// cordic_native
module cordic_native(
    I_rst_n,                 
    I_clk,                   
    I_init_phase,            
    I_change_phase,           
    I_inc_phase,             
    O_cos,                   
    O_sin                    
    );
make LEC_CHECK=0 ABC_AREA=1 CAP_MARGIN=10 CORE_ASPECT_RATIO=1.12 CORE_MARGIN=2 CORE_UTILIZATION=72 CTS_CLUSTER_DIAMETER=313 CTS_CLUSTER_SIZE=15 MAX_ROUTING_LAYER=met5 PLACE_DENSITY_LB_ADDON=0.2 SLEW_MARGIN=20 TNS_END_PERCENT=90 finish   # period 2.75 ns
run.sh (not shown) runs the stock make flow with config.mk's settings and CLKGATE_MAP_FILE=.
The first run finished but fails on negative setup slack.
Edit:
- CAP_MARGIN: 10 -> 0
- CORE_ASPECT_RATIO: 1.12 -> unset
- CTS_CLUSTER_DIAMETER: 313 -> unset
- CTS_CLUSTER_SIZE: 15 -> unset
- MAX_ROUTING_LAYER: met5 -> unset
- PLACE_DENSITY_LB_ADDON: 0.2 -> unset
- SETUP_SLACK_MARGIN: unset -> 0.68
- TNS_END_PERCENT: 90 -> unset
- clock period: 2.75 -> 2.28 ns (I/O delays scaled with it)
What happened:
- Now the flow never finished: it broke off in clock tree synthesis
- synthesized cell count is unchanged
- die size stays flat
- area after synthesis is unchanged
Edit:
- ABC_AREA: 1 -> unset
- CAP_MARGIN: 0 -> 20
- CORE_UTILIZATION: 72 -> 40
- SETUP_SLACK_MARGIN: 0.68 -> unset
- clock period: 2.28 -> 5.0 ns (I/O delays scaled with it)
With this change the flow went through all stages and came out clean.
Die size is higher by about 70%.
Synthesized area is lower by about 3.6%.
Synthesized cell count is lower by about 18%.
Edit:
- CORE_UTILIZATION: 40 -> 72
- PLACE_DENSITY: unset -> 0.65
- SETUP_SLACK_MARGIN: unset -> 0.37
- clock period: 5.0 -> 3.24 ns (I/O delays scaled with it)
Now the flow ran to the end with violations: negative setup slack.
Worst hold slack barely changes.
Final cell count is lower by about 3%.
Clock-buffer cell count went down by 10.
Worst setup slack loses 0.99 ns.
Die size came out lower by about 44%.
Register-to-register slack gets worse by 1.4 ns.
Wire length goes up by about 43%.
Edit:
- PLACE_DENSITY: 0.65 -> unset
- PLACE_DENSITY_LB_ADDON: unset -> 0.18
- SETUP_SLACK_MARGIN: 0.37 -> unset
- clock period: 3.24 -> 3.45 ns (I/O delays scaled with it)
The changed run finished with timing, DRC and antenna clean.
Via count fell by 12%.
Worst setup slack gains 0.13 ns.
Cell area fell by about 10%.
Worst hold slack loses 0.023 ns.
Clock skew rose by 0.0099 ns.
Edit:
- ABC_AREA: unset -> 1
- SETUP_SLACK_MARGIN: unset -> 0.68
- clock period: 3.45 -> 2.7 ns (I/O delays scaled with it)
Result: The changed run failed in global routing with GRT-0232. Area after synthesis goes up by 3.8%. Die size goes up by 3.7%. Synthesized cell count goes up by 23%.

* * *

run 1:
cordic_native again, from the RTL that the note above started with.
clock: 7.3 ns
lec_check: 0
cap_margin: 10
cell_pad_in_sites_detail_placement: 2
cell_pad_in_sites_global_placement: 2
core_aspect_ratio: 1.92
core_margin: 4
core_utilization: 66
cts_cluster_diameter: 226
max_routing_layer: met4
min_routing_layer: met2
setup_slack_margin: 1.37
slew_margin: 20
tns_end_percent: 25
Run status, run 1: aborted in global placement without I/O (3_1_place_gp_skip_io), error GPL-0301
Setup changes, run 1 to run 2
==> flow/config.mk <==
export PLATFORM = sky130hd
export DESIGN_NAME = cordic_native
export DESIGN_NICKNAME = cordic_native
export VERILOG_FILES = /design/flow/design.v
export SDC_FILE = /design/flow/constraint.sdc
export NUM_CORES = 4
export LEC_CHECK = 0
export ABC_AREA = 1
export CAP_MARGIN = 20
export CORE_MARGIN = 2
export CORE_UTILIZATION = 70
export SLEW_MARGIN = 20
==> flow/constraint.sdc <==
create_clock -name core_clock -period 2.84 [get_ports {I_clk}]
set_input_delay 0.5680 -clock core_clock [delete_from_list [all_inputs] [get_ports {I_clk}]]
set_output_delay 0.5680 -clock core_clock [all_outputs]
set_load 0.01 [all_outputs]
Notes after the runs:
Among run 1 and run 2, the run that stopped before the end is run 1, and it is the only one. In run 2 the implementation completed, yet the final layout does not meet the checks, the culprit being setup timing. What ended run 1 was a tool error in global placement without I/O (3_1_place_gp_skip_io); the run never finished. Against run 1, run 2 comes in 7.8 points lower on xor-xnor portion of the synthesized cell area. adder cells as the prevailing logic family in the synthesized netlist was reported by run 1, and AND-OR/OR-AND gates by run 2. Run 2 gives more synthesized cell count than run 1 did. Cmp run 2 and run 1 / average size of a mapped cell / higher: run 1. NOTE total standard cell area after synthesis run 1->run 2 increased by a few percent. Number of nets at floorplan, run 2 and run 1: higher on run 2. Fraction of the yosys area taken by sequential cells, run 2 and run 1, lower one = run 2. Changes observed in run 2 relative to run 1: die size has decreased; starting utilization of the core area has increased. Against run 1 as the reference, run 2 delivers a lower area of the placeable core. For the area of the synthesized netlist per yosys stat, run 2 came in 3.8% higher than run 1 did.
## Diff of input files: run 3 against run 2
-- flow/config.mk --
<<< run 2, line 12
>>> run 3, line 12
export CTS_CLUSTER_SIZE = 36
export PLACE_DENSITY = 0.65
==> flow/constraint.sdc <==
create_clock -name core_clock -period 2.46 [get_ports {I_clk}]
set_input_delay 0.4920 -clock core_clock [delete_from_list [all_inputs] [get_ports {I_clk}]]
set_output_delay 0.4920 -clock core_clock [all_outputs]
set_load 0.01 [all_outputs]
## What came out
Across run 2 and run 3, no clean finish was achieved. Status run 2: flow complete, layout not clean - setup timing. Run 3 never completed, since it errored out during global routing (5_1_grt). Between run 2 and run 3, the difference in I/O pin count is negligible. HPWL after detailed placement is higher on run 3. Count of cell types in the netlist: run 2 vs run 3 identical. Comparing run 3 against run 2, there is no change at all in fraction of the yosys area taken by sequential cells. Delta (run 3 minus run 2): vertical extent of the die did not really move; number of placed instances, taps included went up.
> inputs changed (run 3 -> run 4)
-- flow/config.mk --
<<< run 3, line 8
export ABC_AREA = 1
>>> run 4, line 8
<<< run 3, line 11
export CORE_UTILIZATION = 70
export CTS_CLUSTER_SIZE = 36
export PLACE_DENSITY = 0.65
>>> run 4, line 10
export CORE_UTILIZATION = 23
==> flow/constraint.sdc <==
create_clock -name core_clock -period 4.1 [get_ports {I_clk}]
set_input_delay 0.8200 -clock core_clock [delete_from_list [all_inputs] [get_ports {I_clk}]]
set_output_delay 0.8200 -clock core_clock [all_outputs]
set_load 0.01 [all_outputs]
Notes after the runs:
Run 4: PASS, flow complete, no timing, DRC or antenna violations. When run 4 is set beside run 3, its number of nets produced by synthesis turns out to be 17% smaller. Summary of run 4 over run 3: synthesized cell count shows a reduction of 956, synthesized-area fraction occupied by ao, oa, aoi and oai cells shows a reduction of 5.5 points, post-placement setup slack shows an increase of 0.67 ns, floorplan-stage core utilization shows a reduction of 48 points.
Inputs modified between run 4 and run 5:
-- flow/config.mk --
<<< run 4, line 8
>>> run 5, line 8
export ABC_AREA = 1
<<< run 4, line 10
export CORE_UTILIZATION = 23
>>> run 5, line 11
export CORE_UTILIZATION = 66
==> flow/constraint.sdc <==
create_clock -name core_clock -period 3.36 [get_ports {I_clk}]
set_input_delay 0.6720 -clock core_clock [delete_from_list [all_inputs] [get_ports {I_clk}]]
set_output_delay 0.6720 -clock core_clock [all_outputs]
set_load 0.01 [all_outputs]
Notes after the runs:
[compare] base=run 4 new=run 5: highest clock rate rose by 21%, register-to-register slack went down, synthesis-to-finish area growth -5.3 points.
Run 5 vs run 4, share of synthesized area occupied by flip-flops and latches went down by 1.1 points.
Run 5 ended up with a lower clock skew than run 4 did.

* * *

rev 12:
cordic_native again, from the RTL that the note above started with.
clock: 7.3 ns
lec_check: 0
cap_margin: 10
cell_pad_in_sites_detail_placement: 2
cell_pad_in_sites_global_placement: 2
core_aspect_ratio: 1.92
core_margin: 3
core_utilization: 66
cts_cluster_diameter: 226
hold_slack_margin: 0.15
max_routing_layer: met4
min_routing_layer: met2
setup_slack_margin: 1.37
slew_margin: 20
tns_end_percent: 25
Rev 12: GPL-0301 in 3_1_place_gp_skip_io -> run aborted
The inputs of rev 13 differ from those of rev 12 as listed below.
- swapping 66 for 40 in CORE_UTILIZATION
- clearing HOLD_SLACK_MARGIN, which used to be 0.15
- clearing CELL_PAD_IN_SITES_GLOBAL_PLACEMENT, which used to be 2
- clearing SETUP_SLACK_MARGIN, which used to be 1.37
- swapping 3 for 2 in CORE_MARGIN
- clearing CTS_CLUSTER_DIAMETER, which used to be 226
- clearing MAX_ROUTING_LAYER, which used to be met4
- clearing MIN_ROUTING_LAYER, which used to be met2
- clearing TNS_END_PERCENT, which used to be 25
- clearing CORE_ASPECT_RATIO, which used to be 1.92
- clearing CELL_PAD_IN_SITES_DETAIL_PLACEMENT, which used to be 2
- swapping 10 for 20 in CAP_MARGIN
- swapping 7.3 for 4.1 in the clock period (ns, I/O delays scaled along)
==> comparison <==
Chip width for rev 13: 74% up relative to rev 12
The multiplexer share of the synthesized area on rev 13 is in line with that on rev 12.
No stage failed in rev 13, and the final checks on the layout all came back clean.
Flow for rev 12 halted at 3_1_place_gp_skip_io, error code GPL-0301.
Comparing rev 12 against rev 13, there is no change at all in yosys synthesis chip area.
From rev 12 to rev 13 the numbers moved as follows: effective utilization at floorplan saw a decrease, per-instance average area after synthesis saw little to no change, die outline area saw an increase, area of the core saw an increase.

* * *

## v19
cordic_native again, from the RTL that the note above started with.
make LEC_CHECK=0 ABC_AREA=1 CAP_MARGIN=15 CELL_PAD_IN_SITES_DETAIL_PLACEMENT=0 CELL_PAD_IN_SITES_GLOBAL_PLACEMENT=3 CORE_ASPECT_RATIO=0.91 CORE_MARGIN=3 CORE_UTILIZATION=23 CTS_CLUSTER_DIAMETER=255 GPL_ROUTABILITY_DRIVEN=0 MAX_ROUTING_LAYER=met4 MIN_ROUTING_LAYER=met2 PLACE_DENSITY=0.79 SLEW_MARGIN=10 TNS_END_PERCENT=50 finish   # period 3.27 ns
[inputs] v8 vs v19
Settings: CTS_CLUSTER_DIAMETER removed (was 255); CORE_UTILIZATION changed from 23 to 61; MAX_ROUTING_LAYER removed (was met4); CAP_MARGIN changed from 15 to 20; GPL_ROUTABILITY_DRIVEN removed (was 0); CELL_PAD_IN_SITES_GLOBAL_PLACEMENT removed (was 3); SETUP_SLACK_MARGIN newly set to 0.87; ABC_AREA removed (was 1); SLEW_MARGIN changed from 10 to 20; MIN_ROUTING_LAYER removed (was met2); PLACE_DENSITY removed (was 0.79); CELL_PAD_IN_SITES_DETAIL_PLACEMENT removed (was 0); CORE_MARGIN changed from 3 to 2; CORE_ASPECT_RATIO removed (was 0.91); TNS_END_PERCENT removed (was 50); the clock period (ns, I/O delays scaled along) changed from 3.27 to 3.24.
[summary]
v8: done, clean on timing, DRC and antenna
Count of clock-buffer cells in the layout ends up lower on v8.
The horizontal die dimension of v8 is lower than that of v19.
Higher pin count of the biggest net entering global routing goes to v19 over v8.
In v8, the end-of-flow core utilization came out 59 points above the value in v19.
A worst setup path endpoint of cordic_sin_inst.R_cos_5[11] is what v19 shows, while cordic_sin_inst.R_sin_11[12] belongs to v8.
Compared with v19, in v8 actual slew at the worst max-slew pin went up 0.052 ns; simple-gate share of the synthesized area went down 1.6 points.
Complex-gate fraction of the synthesized area: v8 < v19
Comparing v8 and v19, the lower cell area is on v19.
In v8, the gate count of the mapped netlist came out 956 below the value in v19.
Setup slack of the critical path after layout ends up lower on v8.
Changes in v21 relative to v8:
Settings: setting CTS_CLUSTER_SIZE to 32 for the first time; changing CORE_UTILIZATION from 61 to 72; changing SETUP_SLACK_MARGIN from 0.87 to 0.51; changing the clock period (ns, I/O delays scaled along) from 3.24 to 3.32.
==> results <==
- | v21 | all stages done | FAIL | setup timing |
- v21: setup slack 0.47 ns below v8
- On relative area of non-clock buffer cells in the final design: v21 sits below v8.
- Comparing v21 and v8, the higher violation count after the first detailed-routing iteration is on v21.
diff inputs: v21 => v26
Settings: setting ABC_AREA to 1 for the first time; changing SETUP_SLACK_MARGIN from 0.51 to -0.22; setting PLACE_DENSITY_LB_ADDON to 0.18 for the first time; removing CTS_CLUSTER_SIZE (formerly 32); changing the clock period (ns, I/O delays scaled along) from 3.32 to 2.84.
## What came out
Against v21, number of DRC violations after detailed-routing iteration 0 in v26 fell by more than a quarter.
Met3 track demand over resource in global routing: v26 and v21 compared, lower one is v26
v26 -> stages 100% | layout checks FAIL | setup timing
When v26 is set beside v21, its total stage count of the critical path turns out to be 7 larger.
Summary of v26 over v21: count of clock-net buffers in the final layout saw a decrease, sequential fraction of the synthesis area saw a decrease, final period demand of the worst path saw a decrease, met2 routing resource usage after global routing saw a decrease.
Relative to v21, final standard cell area without fillers decreased by 4200 um^2 in v26.
